==> flow/design.v <==
`timescale 1ns / 1ps
module syntropy_core #(
    parameter DATA_WIDTH = 16,
    parameter ADDR_WIDTH = 8,
    parameter THRESHOLD_DEFAULT = 16'hE666,   
    parameter LEARNING_RATE = 16'h0019,      
    parameter MAX_ITERATIONS = 8'd10
)(
    input wire clk,
    input wire rst_n,
    input wire [DATA_WIDTH-1:0] voltage_drift,     
    input wire [DATA_WIDTH-1:0] packet_loss,       
    input wire [DATA_WIDTH-1:0] temp_variance,     
    input wire [DATA_WIDTH-1:0] phase_jitter,      
    input wire [DATA_WIDTH-1:0] threshold,         
    input wire enable_learning,                    
    input wire mesh_broadcast_en,                  
    output reg stable,                             
    output reg [DATA_WIDTH-1:0] flux_value,        
    output reg [DATA_WIDTH-1:0] correction_vector,  
    output reg [DATA_WIDTH-1:0] optimized_params,  
    output reg learning_active,                    
    output reg mesh_broadcast_req,                 
    input wire [DATA_WIDTH-1:0] mesh_flux_in,      
    input wire [DATA_WIDTH-1:0] mesh_correction_in,  
    input wire mesh_valid_in,                      
    output reg [DATA_WIDTH-1:0] mesh_flux_out,     
    output reg [DATA_WIDTH-1:0] mesh_correction_out,  
    output reg mesh_valid_out,                     
    output reg [7:0] iteration_count,              
    output reg [3:0] state,                        
    output reg error_flag                          
);
    localparam IDLE = 4'd0;
    localparam EVALUATE = 4'd1;
    localparam LEARN = 4'd2;
    localparam CORRECT = 4'd3;
    localparam BROADCAST = 4'd4;
    localparam ERROR = 4'd5;
    reg [DATA_WIDTH-1:0] flux_reg;
    reg [DATA_WIDTH-1:0] threshold_reg;
    reg [DATA_WIDTH-1:0] metrics [0:3];   
    reg [DATA_WIDTH-1:0] gradients [0:3];  
    reg [DATA_WIDTH-1:0] params [0:3];    
    reg [7:0] iter_count;
    reg [3:0] current_state;
    reg learning_en;
    reg mesh_en;
    wire [DATA_WIDTH-1:0] flux_calc;
    wire signed [22:0] gradient_calc [0:3];
    wire signed [31:0] scaled_step [0:3];
    wire [DATA_WIDTH-1:0] param_update [0:3];
    wire signed [17:0] flux_error;
    localparam signed [31:0] LEARNING_RATE_S = LEARNING_RATE;
    wire overflow_flag;
    assign flux_calc = 16'h0100 - (voltage_drift + packet_loss + 
                                   (temp_variance >> 8) + phase_jitter);
    assign flux_error = $signed({2'b00, threshold_reg}) - $signed({2'b00, flux_reg});
    assign gradient_calc[0] = -2 * flux_error;  
    assign gradient_calc[1] = -2 * flux_error;  
    assign gradient_calc[2] = (-2 * flux_error) >>> 8;  
    assign gradient_calc[3] = -2 * flux_error;  
    assign scaled_step[0] = (LEARNING_RATE_S * gradient_calc[0]) >>> 8;
    assign scaled_step[1] = (LEARNING_RATE_S * gradient_calc[1]) >>> 8;
    assign scaled_step[2] = (LEARNING_RATE_S * gradient_calc[2]) >>> 8;
    assign scaled_step[3] = (LEARNING_RATE_S * gradient_calc[3]) >>> 8;
    assign param_update[0] = params[0] - scaled_step[0][DATA_WIDTH-1:0];
    assign param_update[1] = params[1] - scaled_step[1][DATA_WIDTH-1:0];
    assign param_update[2] = params[2] - scaled_step[2][DATA_WIDTH-1:0];
    assign param_update[3] = params[3] - scaled_step[3][DATA_WIDTH-1:0];
    assign overflow_flag = (flux_calc[15] == 1'b1) || 
                          (param_update[0][15] == 1'b1) ||
                          (param_update[1][15] == 1'b1) ||
                          (param_update[2][15] == 1'b1) ||
                          (param_update[3][15] == 1'b1);
    always @(posedge clk or negedge rst_n) begin
        if (!rst_n) begin
            stable <= 1'b0;
            flux_value <= 16'h0000;
            correction_vector <= 16'h0000;
            optimized_params <= 16'h0000;
            learning_active <= 1'b0;
            mesh_broadcast_req <= 1'b0;
            mesh_flux_out <= 16'h0000;
            mesh_correction_out <= 16'h0000;
            mesh_valid_out <= 1'b0;
            iteration_count <= 8'd0;
            state <= IDLE;
            error_flag <= 1'b0;
            params[0] <= 16'h0000;  
            params[1] <= 16'h0000;  
            params[2] <= 16'h0000;  
            params[3] <= 16'h0000;  
            threshold_reg <= THRESHOLD_DEFAULT;
            flux_reg <= 16'h0000;
            current_state <= IDLE;
            learning_en <= 1'b0;
            mesh_en <= 1'b0;
            iter_count <= 8'd0;
        end else begin
            threshold_reg <= threshold;
            learning_en <= enable_learning;
            mesh_en <= mesh_broadcast_en;
            metrics[0] <= voltage_drift;
            metrics[1] <= packet_loss;
            metrics[2] <= temp_variance;
            metrics[3] <= phase_jitter;
            case (current_state)
                IDLE: begin
                    stable <= 1'b0;
                    learning_active <= 1'b0;
                    mesh_broadcast_req <= 1'b0;
                    mesh_valid_out <= 1'b0;
                    error_flag <= 1'b0;
                    iter_count <= 8'd0;
                    if (overflow_flag) begin
                        current_state <= ERROR;
                    end else begin
                        current_state <= EVALUATE;
                    end
                end
                EVALUATE: begin
                    flux_reg <= flux_calc;
                    flux_value <= flux_calc;
                    if (flux_calc >= threshold_reg) begin
                        stable <= 1'b1;
                        correction_vector <= 16'h0000;
                        current_state <= IDLE;
                    end else begin
                        stable <= 1'b0;
                        correction_vector <= threshold_reg - flux_calc;
                        if (learning_en) begin
                            current_state <= LEARN;
                        end else begin
                            current_state <= CORRECT;
                        end
                    end
                end
                LEARN: begin
                    learning_active <= 1'b1;
                    if (iter_count < MAX_ITERATIONS) begin
                        gradients[0] <= gradient_calc[0];
                        gradients[1] <= gradient_calc[1];
                        gradients[2] <= gradient_calc[2];
                        gradients[3] <= gradient_calc[3];
                        params[0] <= param_update[0];
                        params[1] <= param_update[1];
                        params[2] <= param_update[2];
                        params[3] <= param_update[3];
                        iter_count <= iter_count + 1;
                        iteration_count <= iter_count + 1;
                        flux_reg <= 16'h0100 - (param_update[0] + param_update[1] + 
                                               (param_update[2] >> 8) + param_update[3]);
                    end else begin
                        learning_active <= 1'b0;
                        optimized_params <= params[0] + params[1] + params[2] + params[3];
                        current_state <= CORRECT;
                    end
                end
                CORRECT: begin
                    if (mesh_en && mesh_valid_in) begin
                        correction_vector <= mesh_correction_in;
                    end
                    current_state <= BROADCAST;
                end
                BROADCAST: begin
                    mesh_flux_out <= flux_reg;
                    mesh_correction_out <= correction_vector;
                    mesh_valid_out <= 1'b1;
                    mesh_broadcast_req <= 1'b1;
                    current_state <= IDLE;
                end
                ERROR: begin
                    error_flag <= 1'b1;
                    stable <= 1'b0;
                    learning_active <= 1'b0;
                    mesh_broadcast_req <= 1'b0;
                    mesh_valid_out <= 1'b0;
                end
                default: begin
                    current_state <= IDLE;
                end
            endcase
            state <= current_state;
        end
    end
    always @(posedge clk) begin
        if (mesh_valid_in && mesh_en) begin
        end
    end
endmodule
Settings: LEC_CHECK=0, ABC_AREA=1, CAP_MARGIN=20, CORE_MARGIN=2, CORE_UTILIZATION=72, CTS_CLUSTER_DIAMETER=222, CTS_CLUSTER_SIZE=37, HOLD_SLACK_MARGIN=0.29, PLACE_DENSITY=0.94, SLEW_MARGIN=20; clock period 10.1 ns.
run.sh (not shown) runs the stock make flow with config.mk's settings and CLKGATE_MAP_FILE=.
The baseline never finished: it broke off in 5_1_grt.
Next try:
- ABC_AREA: 1 -> not set
- CORE_UTILIZATION: 72 -> 67
- CTS_CLUSTER_DIAMETER: 222 -> not set
- HOLD_SLACK_MARGIN: 0.29 -> not set
- MAX_ROUTING_LAYER: not set -> met4
- PLACE_DENSITY: 0.94 -> not set
- clock period: 10.1 -> 6.87 ns (I/O delays scaled with it)
Result:
- This time the run ended with an error in 4_1_cts
- synthesized cell count shrinks by 16%
- synthesized area shrinks by 2.4%
- die area grows by 4.7%
Next try:
- CORE_UTILIZATION: 67 -> 66
- CTS_CLUSTER_SIZE: 37 -> not set
- clock period: 6.87 -> 10.5 ns (I/O delays scaled with it)
What happened:
- With this change the flow produced a layout that fails on setup timing
- die size increases slightly
- synthesized area does not change
- synthesized cell count stays the same
Next try:
- CORE_UTILIZATION: 66 -> 71
- CTS_CLUSTER_SIZE: not set -> 42
- MAX_ROUTING_LAYER: met4 -> not set
What happened: The new run ran to the end with violations: setup timing. Cell area goes down slightly. Routed wire length goes up by a quarter to a third. Die size goes down by a few percent.
Next try:
- CORE_UTILIZATION: 71 -> 41
- CTS_CLUSTER_SIZE: 42 -> not set
- clock period: 10.5 -> 12.4 ns (I/O delays scaled with it)
Effect:
- The new run passed the timing, design-rule and antenna checks
- global-route usage falls by 25 points
- cell area falls by 8.8%
- area after synthesis does not change
- flip-flop count is unchanged
- via count falls by 27%
- setup slack gains 2.3 ns
Next try:
- CORE_UTILIZATION: 41 -> 66
- clock period: 12.4 -> 10.5 ns (I/O delays scaled with it)
What happened: This time the run finished with setup timing left. Routed wire length goes up by 17%. Synthesized cell count is unchanged. Global-route usage goes up by 14 points. First-iteration DRC count goes up by 96%. Non-clock buffer count goes up by 204. Area after synthesis does not change. Via count goes up by 15%.

---

Setup of run A:
Starts from the design.v that is shown in full above.
export LEC_CHECK = 0
export CAP_MARGIN = 20
export CELL_PAD_IN_SITES_DETAIL_PLACEMENT = 1
export CORE_MARGIN = 2
export CORE_UTILIZATION = 56
export CTS_CLUSTER_SIZE = 62
export SETUP_SLACK_MARGIN = -0.94
export SLEW_MARGIN = 20
export TNS_END_PERCENT = 5
create_clock -name core_clock -period 13.0 [get_ports {clk}]
STATUS run=run A STAGES=ALL_DONE FINAL_CHECKS=FAILED CAUSE=setup timing
Edits applied to the flow inputs when going from run A to run B:
# run A
export LEC_CHECK = 0
export CAP_MARGIN = 20
export CELL_PAD_IN_SITES_DETAIL_PLACEMENT = 1
export CORE_MARGIN = 2
export CORE_UTILIZATION = 56
export CTS_CLUSTER_SIZE = 62
export SETUP_SLACK_MARGIN = -0.94
export SLEW_MARGIN = 20
export TNS_END_PERCENT = 5
create_clock -name core_clock -period 13.0 [get_ports {clk}]
# run B
export LEC_CHECK = 0
export CAP_MARGIN = 40
export CELL_PAD_IN_SITES_DETAIL_PLACEMENT = 1
export CORE_MARGIN = 2
export CORE_UTILIZATION = 40
export HOLD_SLACK_MARGIN = -0.02
export SLEW_MARGIN = 20
create_clock -name core_clock -period 13.0 [get_ports {clk}]
--- outcome ---
Run B did not stop at any stage, and its layout met the timing, design-rule and antenna checks.
Per the comparison of run B with run A, biggest cell delay along the critical path about even.
Going from run A to run B, critical path depth shows an increase of 3; final routed wirelength across all metal layers shows a reduction of 6200 microns; final-layout clock-cell area share shows a reduction of 0.32 points.
Changes in run C relative to run B:
# run B
export LEC_CHECK = 0
export CAP_MARGIN = 40
export CELL_PAD_IN_SITES_DETAIL_PLACEMENT = 1
export CORE_MARGIN = 2
export CORE_UTILIZATION = 40
export HOLD_SLACK_MARGIN = -0.02
export SLEW_MARGIN = 20
create_clock -name core_clock -period 13.0 [get_ports {clk}]
# run C
export LEC_CHECK = 0
export CAP_MARGIN = 20
export CORE_MARGIN = 2
export CORE_UTILIZATION = 70
export SETUP_SLACK_MARGIN = 2.91
export SLEW_MARGIN = 20
create_clock -name core_clock -period 10.5 [get_ports {clk}]
- Diff run C..run B | chip area estimate from yosys synthesis | unchanged
- Taking run B over run C, the detailed placement HPWL ratio works out to 1.10.
- Between run C and run B, it is run C whose cell area after placement is higher, by 5.9%.
- Run C: GRT-0232 in global routing (5_1_grt) -> run aborted
- Number of setup buffers added after CTS in run C is 44 above run B.
- Taking run B as the reference, in run C post-cts resize count went up 127; number of instances in the placed design went down 106; number of buffers created by CTS down 4.0%; core utilization at floorplan rose by 31 points.
- In the floorplan summary, run C is listed with a die area less than that of run B.
- Taking run C over run B, the core area ratio works out to 0.57.
The inputs of run D differ from those of run C as listed below.
# run C
export LEC_CHECK = 0
export CAP_MARGIN = 20
export CORE_MARGIN = 2
export CORE_UTILIZATION = 70
export SETUP_SLACK_MARGIN = 2.91
export SLEW_MARGIN = 20
create_clock -name core_clock -period 10.5 [get_ports {clk}]
# run D
export LEC_CHECK = 0
export CAP_MARGIN = 20
export CORE_MARGIN = 2
export CORE_UTILIZATION = 72
export CTS_CLUSTER_SIZE = 41
export PLACE_DENSITY = 0.95
export SLEW_MARGIN = 20
create_clock -name core_clock -period 10.5 [get_ports {clk}]
Findings:
Run D never completed; the flow aborted with a tool error in global routing (5_1_grt).
Die size improves in run D relative to run C.
Delta (run D minus run C): count of mapped cells out of synthesis essentially unchanged, total of hold buffers inserted after clock tree synthesis essentially unchanged, cell resize tally after clock tree synthesis increased 76, starting utilization of the core area increased 2.2 points, last weighted congestion value of the routability-driven placer increased 0.045.
Here is what was changed in the inputs of run E compared with run D.
# run D
export LEC_CHECK = 0
export CAP_MARGIN = 20
export CORE_MARGIN = 2
export CORE_UTILIZATION = 72
export CTS_CLUSTER_SIZE = 41
export PLACE_DENSITY = 0.95
export SLEW_MARGIN = 20
create_clock -name core_clock -period 10.5 [get_ports {clk}]
# run E
export LEC_CHECK = 0
export CAP_MARGIN = 20
export CORE_MARGIN = 2
export CORE_UTILIZATION = 71
export MAX_ROUTING_LAYER = met4
export SETUP_SLACK_MARGIN = 2.96
export SLEW_MARGIN = 20
create_clock -name core_clock -period 10.5 [get_ports {clk}]
Results
Across run D and run E, no clean finish was achieved. The flow ended early for run E: it failed with a tool error in global routing (5_1_grt). Number of standard cells reported by yosys of run E is on par with run D. Per the comparison of run E with run D, area share of and/or/nand/nor cells after synthesis barely changed; initial core utilization has decreased; core area went up by about 2.3%.

---

// syntropy_core: RTL as listed in full above, without the edits since
clock: 10.9 ns
lec_check: 0
abc_area: 1
cap_margin: 20
core_aspect_ratio: 0.7
core_margin: 2
core_utilization: 72
cts_cluster_diameter: 397
cts_cluster_size: 95
place_density_lb_addon: 0.0
setup_slack_margin: 3.34
slew_margin: 20
tns_end_percent: 10
The first run aborted during global routing.
Then changed:
- ABC_AREA: 1 -> not set
- CORE_ASPECT_RATIO: 0.7 -> not set
- CORE_UTILIZATION: 72 -> 40
- CTS_CLUSTER_DIAMETER: 397 -> not set
- CTS_CLUSTER_SIZE: 95 -> not set
- PLACE_DENSITY_LB_ADDON: 0.0 -> not set
- SETUP_SLACK_MARGIN: 3.34 -> not set
- TNS_END_PERCENT: 10 -> not set
- clock period: 10.9 -> 12.4 ns (I/O delays scaled with it)
After rerunning: Now the flow went through all stages and came out clean. Synthesized cell count drops by about a fifth. Synthesized area drops by a few percent. Die size climbs by well over a third.
Then changed:
- CORE_UTILIZATION: 40 -> 64
- SETUP_SLACK_MARGIN: not set -> 2.3
- clock period: 12.4 -> 8.61 ns (I/O delays scaled with it)
Result: This time the run ended with an error in global routing with GRT-0232. Area after synthesis does not change. Die size came out lower by 37%. Synthesized cell count is unchanged.
Then changed:
- CORE_UTILIZATION: 64 -> 71
- SETUP_SLACK_MARGIN: 2.3 -> 2.91
- clock period: 8.61 -> 10.5 ns (I/O delays scaled with it)
The changed run ended with an error in global routing.
Die size came out lower by about 10%.
Synthesized cell count stays the same.
Area after synthesis stays the same.
Then changed:
- ABC_AREA: not set -> 1
- CORE_UTILIZATION: 71 -> 70
- SETUP_SLACK_MARGIN: 2.91 -> not set
- clock period: 10.5 -> 12.1 ns (I/O delays scaled with it)
The changed run finished clean.
Synthesized cell count increases by about a fifth.
Die area increases by a few percent.
Synthesized area increases by a few percent.
Then changed:
- ABC_AREA: 1 -> not set
- CORE_UTILIZATION: 70 -> 55
- SETUP_SLACK_MARGIN: not set -> 2.25
- clock period: 12.1 -> 8.61 ns (I/O delays scaled with it)
Result: The new run reached the layout checks and failed them: setup timing; wire length climbs by roughly a tenth; cell count rises by a few percent; final area rose by a quarter to a third; sequential cell count is unchanged; area after synthesis decreases by a few percent; critical path depth fell by 10.
